## v6
## rgb2hsv
module rgb2hsv(
        input clock,
        input reset_n,
        input in_valid,
        input [7:0] in_red,
        input [7:0] in_green,
        input [7:0] in_blue,
        input in_visual,
        input in_done,
        output out_valid,
        output [7:0] out_red,
        output [7:0] out_green,
        output [7:0] out_blue,
        output [7:0] out_hue,
        output [7:0] out_saturation,
        output [7:0] out_brightness,
        output out_visual,
        output out_done
    );
Settings: LEC_CHECK=0, ABC_AREA=1, CAP_MARGIN=20, CORE_MARGIN=2, CORE_UTILIZATION=68, CTS_CLUSTER_SIZE=32, MAX_ROUTING_LAYER=met4, PLACE_DENSITY=0.62, SETUP_SLACK_MARGIN=-2.0, SLEW_MARGIN=20; clock period 56.0 ns.
run.sh (not shown) runs the stock make flow with config.mk's settings and CLKGATE_MAP_FILE=.
Although it ran to completion, v6 produced a layout that fails the final checks because of setup timing.
The following lists how v7 was set up differently from v6:
==> flow/config.mk <==
export PLATFORM = sky130hd
export DESIGN_NAME = rgb2hsv
export DESIGN_NICKNAME = rgb2hsv
export VERILOG_FILES = /design/flow/design.v
export SDC_FILE = /design/flow/constraint.sdc
export NUM_CORES = 4
export LEC_CHECK = 0
export CAP_MARGIN = 20
export CORE_MARGIN = 2
export CORE_UTILIZATION = 72
export CTS_CLUSTER_SIZE = 34
export SLEW_MARGIN = 20
==> flow/constraint.sdc <==
create_clock -name core_clock -period 73.0 [get_ports {clock}]
set_input_delay 14.6000 -clock core_clock [delete_from_list [all_inputs] [get_ports {clock}]]
set_output_delay 14.6000 -clock core_clock [all_outputs]
set_load 0.01 [all_outputs]
- Looking at the reports, v7 completed the entire flow and the layout it produced met the timing, design-rule and antenna checks.
- v7 vs v6 — length in cells of the worst reg-to-reg path dropped by more than 10%
- Compared with v6, in v7 count of buffering cells on the critical path with inverters included -62; layout net count has decreased.


rgb2hsv again, from the RTL that the note above started with.
Settings: LEC_CHECK=0, ABC_AREA=1, CAP_MARGIN=20, CELL_PAD_IN_SITES_GLOBAL_PLACEMENT=0, CORE_ASPECT_RATIO=0.53, CORE_MARGIN=2, CORE_UTILIZATION=71, CTS_CLUSTER_SIZE=22, GPL_TIMING_DRIVEN=1, SLEW_MARGIN=40; clock period 66.4 ns.
Change:
ABC_AREA = unset   (was 1)
CELL_PAD_IN_SITES_GLOBAL_PLACEMENT = unset   (was 0)
CORE_ASPECT_RATIO = unset   (was 0.53)
CORE_UTILIZATION = 40   (was 71)
CTS_CLUSTER_SIZE = unset   (was 22)
GPL_TIMING_DRIVEN = unset   (was 1)
SLEW_MARGIN = 20   (was 40)
clock period = 80.0 ns   (was 66.4 ns; I/O delays follow)
Outcome: Register-to-register slack improved by 1.8 ns. Critical path depth is lower by 74. Worst setup slack improved by 1.8 ns.


## run Y
The RTL this note starts from:
==> flow/design.v <==
module rgb2hsv(
        input clock,
        input reset_n,
        input in_valid,
        input [7:0] in_red,
        input [7:0] in_green,
        input [7:0] in_blue,
        input in_visual,
        input in_done,
        output out_valid,
        output [7:0] out_red,
        output [7:0] out_green,
        output [7:0] out_blue,
        output [7:0] out_hue,
        output [7:0] out_saturation,
        output [7:0] out_brightness,
        output out_visual,
        output out_done
    );
    reg valid1;
    reg [7:0] red1;
    reg [7:0] green1;
    reg [7:0] blue1;
    reg visual1;
    reg done1;
    reg [7:0] max_value1;
    reg [1:0] max_index1;
    reg [7:0] min_value1;
    reg [1:0] min_index1;
    always @(posedge clock)
    begin
        if (reset_n) begin
            valid1 <= in_valid;
            red1[7:0] <= in_red[7:0];
            green1[7:0] <= in_green[7:0];
            blue1[7:0] <= in_blue[7:0];
            visual1 <= in_visual;
            done1 <= in_done;
            if (in_red >= in_green) begin
                if (in_red >= in_blue) begin
                    max_value1[7:0] <= in_red[7:0];
                    max_index1[1:0] <= 1;
                end
                else begin
                    max_value1[7:0] <= in_blue[7:0];
                    max_index1[1:0] <= 3;
                end
            end
            else begin
                if (in_blue >= in_green) begin
                    max_value1[7:0] <= in_blue[7:0];
                    max_index1[1:0] <= 3;
                end
                else begin
                    max_value1[7:0] <= in_green[7:0];
                    max_index1[1:0] <= 2;
                end
            end
            if (in_red < in_green) begin
                if (in_red < in_blue) begin
                    min_value1[7:0] <= in_red[7:0];
                    min_index1[1:0] <= 1;
                end
                else begin
                    min_value1[7:0] <= in_blue[7:0];
                    min_index1[1:0] <= 3;
                end
            end
            else begin
                if (in_blue < in_green) begin
                    min_value1[7:0] <= in_blue[7:0];
                    min_index1[1:0] <= 3;
                end
                else begin
                    min_value1[7:0] <= in_green[7:0];
                    min_index1[1:0] <= 2;
                end
            end
        end 
        else begin
            valid1 <= 1'b0;
            red1[7:0] <= 8'b0;
            green1[7:0] <= 8'b0;
            blue1[7:0] <= 8'b0;
            visual1 <= 1'b0;
            done1 <= 1'b0;
            max_value1[7:0] <= 8'd0;
            max_index1[1:0] <= 2'd0; 
            min_value1[7:0] <= 8'd0; 
            min_index1[1:0] <= 2'd0;
        end
    end
    reg valid2;
    reg [7:0] red2;
    reg [7:0] green2;
    reg [7:0] blue2;
    reg visual2;
    reg done2;
    reg [7:0] dif2;
    reg [7:0] max_value2;
    reg [1:0] max_index2;
    reg [7:0] min_value2;
    reg [1:0] min_index2;
    always @(posedge clock)
    begin
        if (reset_n) begin
            valid2 <= valid1;
            red2[7:0] <= red1[7:0];
            green2[7:0] <= green1[7:0];
            blue2[7:0] <= blue1[7:0];
            visual2 <= visual1;
            done2 <= done1;
            dif2[7:0] <= max_value1[7:0] - min_value1[7:0];
            max_value2[7:0] <= max_value1[7:0];
            max_index2[1:0] <= max_index1[1:0];
            min_value2[7:0] <= min_value1[7:0];
            min_index2[1:0] <= min_index1[1:0];
        end 
        else begin
            valid2 <= 1'b0;
            red2[7:0] <= 8'b0;
            green2[7:0] <= 8'b0;
            blue2[7:0] <= 8'b0;
            visual2 <= 1'b0;
            done2 <= 1'b0;
            dif2[7:0] <= 8'd0;
            max_value2[7:0] <= 8'd0;
            max_index2[1:0] <= 2'd0;
            min_value2[7:0] <= 8'd0; 
            min_index2[1:0] <= 2'd0;
        end
    end
    reg valid3;
    reg [7:0] red3;
    reg [7:0] green3;
    reg [7:0] blue3;
    reg visual3;
    reg done3;
    reg [11:0] hue3;
    reg [7:0] dif3;
    reg [7:0] max_value3;
    reg [1:0] max_index3;
    reg [7:0] min_value3;
    reg [1:0] min_index3;
    always @(posedge clock)
    begin
        if (reset_n) begin
            valid3 <= valid2;
            red3[7:0] <= red2[7:0];
            green3[7:0] <= green2[7:0];
            blue3[7:0] <= blue2[7:0];
            visual3 <= visual2;
            done3 <= done2;
            dif3[7:0] <= dif2[7:0];
            max_value3[7:0] <= max_value2[7:0];
            max_index3[1:0] <= max_index2[1:0];
            min_value3[7:0] <= min_value2[7:0];
            min_index3[1:0] <= min_index2[1:0];
            if (dif2 > 0) begin
                if (max_index2 == 1) begin
                    if (green2 < blue2) begin
                        hue3[11:0] <= ((blue2 - green2) << 4);
                    end
                    else begin
                        hue3[11:0] <= ((green2 - blue2) << 4);
                    end
                end
                if (max_index2 == 2) begin
                    if (blue2 < red2) begin
                        hue3[11:0] <= ((red2 - blue2) << 4);
                    end
                    else begin
                        hue3[11:0] <= ((blue2 - red2) << 4);
                    end
                end
                if (max_index2 == 3) begin
                    if (red2 < green2) begin
                        hue3[11:0] <= ((green2 - red2) << 4);
                    end
                    else begin
                        hue3[11:0] <= ((red2 - green2) << 4);
                    end
                end
            end
            else begin
                hue3[11:0] <= 12'd0;             
            end
        end
        else begin
            valid3 <= 1'b0;
            red3[7:0] <= 8'b0;
            green3[7:0] <= 8'b0;
            blue3[7:0] <= 8'b0;
            visual3 <= 1'b0;
            done3 <= 1'b0;
            hue3[11:0] <= 12'd0;
            dif3[7:0] <= 8'd0;
            max_value3[7:0] <= 8'd0;
            max_index3[1:0] <= 2'd0;
            min_value3[7:0] <= 8'd0;
            min_index3[1:0] <= 2'd0;
        end
    end
    reg valid4;
    reg [7:0] red4;
    reg [7:0] green4;
    reg [7:0] blue4;
    reg visual4;
    reg done4;
    reg [11:0] hue4;
    reg [7:0] dif4;
    reg [7:0] max_value4;
    reg [1:0] max_index4;
    always @(posedge clock)
    begin
        if (reset_n) begin
            valid4 <= valid3;
            red4[7:0] <= red3[7:0];
            green4[7:0] <= green3[7:0];
            blue4[7:0] <= blue3[7:0];
            visual4 <= visual3;
            done4 <= done3;          
            dif4[7:0] <= dif3[7:0];
            max_value4[7:0] <= max_value3[7:0];
            max_index4 <= max_index3;
            hue4[11:0] <= (hue3 / dif3);
        end
        else begin
            valid4 <= 1'b0;
            red4[7:0] <= 8'b0;
            green4[7:0] <= 8'b0;
            blue4[7:0] <= 8'b0;
            visual4 <= 1'b0;
            done4 <= 1'b0;
            hue4[11:0] <= 12'd0;
            dif4[7:0] <= 8'd0;
            max_value4 <= 8'd0;
            max_index4[1:0] <= 2'd0;
        end
    end
    reg valid5;
    reg [7:0] red5;
    reg [7:0] green5;
    reg [7:0] blue5;
    reg visual5;
    reg done5;
    reg [11:0] hue5;
    reg [7:0] dif5;
    reg [7:0] max_value5;
    always @(posedge clock)
    begin
        if (reset_n) begin
            valid5 <= valid4;
            red5[7:0] <= red4[7:0];
            green5[7:0] <= green4[7:0];
            blue5[7:0] <= blue4[7:0];
            visual5 <= visual4;
            done5 <= done4;
            dif5[7:0] <= dif4[7:0];
            max_value5[7:0] <= max_value4[7:0];
            if (dif4 > 0) begin
                if (max_index4 == 1) begin
                    if (green4 < blue4) begin
                        hue5[11:0] <= 96 - hue4;
                    end
                    else begin
                        hue5[11:0] <= 0 + hue4;
                    end
                end
                if (max_index4 == 2) begin
                    if (blue4 < red4) begin
                        hue5[11:0] <= 32 - hue4;
                    end
                    else begin
                        hue5[11:0] <= 32 + hue4;
                    end
                end
                if (max_index4 == 3) begin
                    if (red4 < green4) begin
                        hue5[11:0] <= 64 - hue4;
                    end
                    else begin
                        hue5[11:0] <= 64 + hue4;
                    end
                end
            end
            else begin
                hue5[11:0] <= 12'd0;             
            end
        end
        else begin
            valid5 <= 1'b0;
            red5[7:0] <= 8'b0;
            green5[7:0] <= 8'b0;
            blue5[7:0] <= 8'b0;
            visual5 <= 1'b0;
            done5 <= 1'b0;
            dif5[7:0] <= 8'd0;
            max_value5[7:0] <= 8'd0;
            hue5[11:0] <= 12'd0;
        end
    end
    reg valid;
    reg [7:0] red;
    reg [7:0] green;
    reg [7:0] blue;
    reg visual;
    reg done;
    reg [18:0] hue;
    reg [7:0] saturation;
    reg [7:0] max_value;
    always @(posedge clock)
    begin
        if (reset_n) begin
            valid <= valid5;
            red[7:0] <= red5[7:0];
            green[7:0] <= green5[7:0];
            blue[7:0] <= blue5[7:0];
            visual <= visual5;
            done <= done5;
            max_value[7:0] <= max_value5[7:0];
            hue[18:0] <= (85 * hue5);
            if (max_value5 == 0) begin
                saturation[7:0] <= 8'd0;
            end
            else begin
                saturation[7:0] <= 255 * dif5 / max_value5;
            end
        end
        else begin 
            valid <= 1'b0;
            red[7:0] <= 8'b0;
            green[7:0] <= 8'b0;
            blue[7:0] <= 8'b0;
            visual <= 1'b0;
            done <= 1'b0;
            max_value[7:0] <= 8'd0;
            hue[18:0] <= 19'd0;
            saturation [7:0] <= 8'd0;
        end
    end
    assign out_valid = valid;
    assign out_red[7:0] = red[7:0];
    assign out_green[7:0] = green[7:0];  
    assign out_blue[7:0] = blue[7:0];
    assign out_hue[7:0] = hue[12:5];
    assign out_saturation[7:0] = saturation[7:0];
    assign out_brightness[7:0] = max_value[7:0];
    assign out_visual = visual;
    assign out_done = done;
endmodule
export LEC_CHECK = 0
export ABC_AREA = 0
export CAP_MARGIN = 30
export CELL_PAD_IN_SITES_GLOBAL_PLACEMENT = 3
export CORE_ASPECT_RATIO = 1.73
export CORE_MARGIN = 2
export CORE_UTILIZATION = 33
export GPL_ROUTABILITY_DRIVEN = 0
export GPL_TIMING_DRIVEN = 0
export HOLD_SLACK_MARGIN = -0.06
export MAX_ROUTING_LAYER = met4
export PLACE_DENSITY = 0.47
export SLEW_MARGIN = 35
create_clock -name core_clock -period 65.4 [get_ports {clock}]
STATUS run=run Y STAGES=ALL_DONE FINAL_CHECKS=FAILED CAUSE=setup timing
#### Input delta (run H over run Y)
Settings: removing CORE_ASPECT_RATIO (formerly 1.73); changing CORE_UTILIZATION from 33 to 72; removing HOLD_SLACK_MARGIN (formerly -0.06); removing GPL_ROUTABILITY_DRIVEN (formerly 0); removing MAX_ROUTING_LAYER (formerly met4); changing CAP_MARGIN from 30 to 15; removing CELL_PAD_IN_SITES_GLOBAL_PLACEMENT (formerly 3); removing PLACE_DENSITY (formerly 0.47); removing ABC_AREA (formerly 0); removing GPL_TIMING_DRIVEN (formerly 0); changing SLEW_MARGIN from 35 to 20; changing the clock period (ns, I/O delays scaled along) from 65.4 to 67.8.
--- outcome ---
Although run H finished all stages, its layout failed final checks on setup timing. Clock-pin slew reported for the worst setup and hold paths after clock tree synthesis delta (run H -> run Y): insignificant. Comparing run H and run Y, final worst-path cycle share is lower on run H. Run H ended up with max_value5[6] as its critical path launch point; run Y ended up with max_value5[7]. HPWL after detailed placement went down by more than a quarter going from run Y to run H.
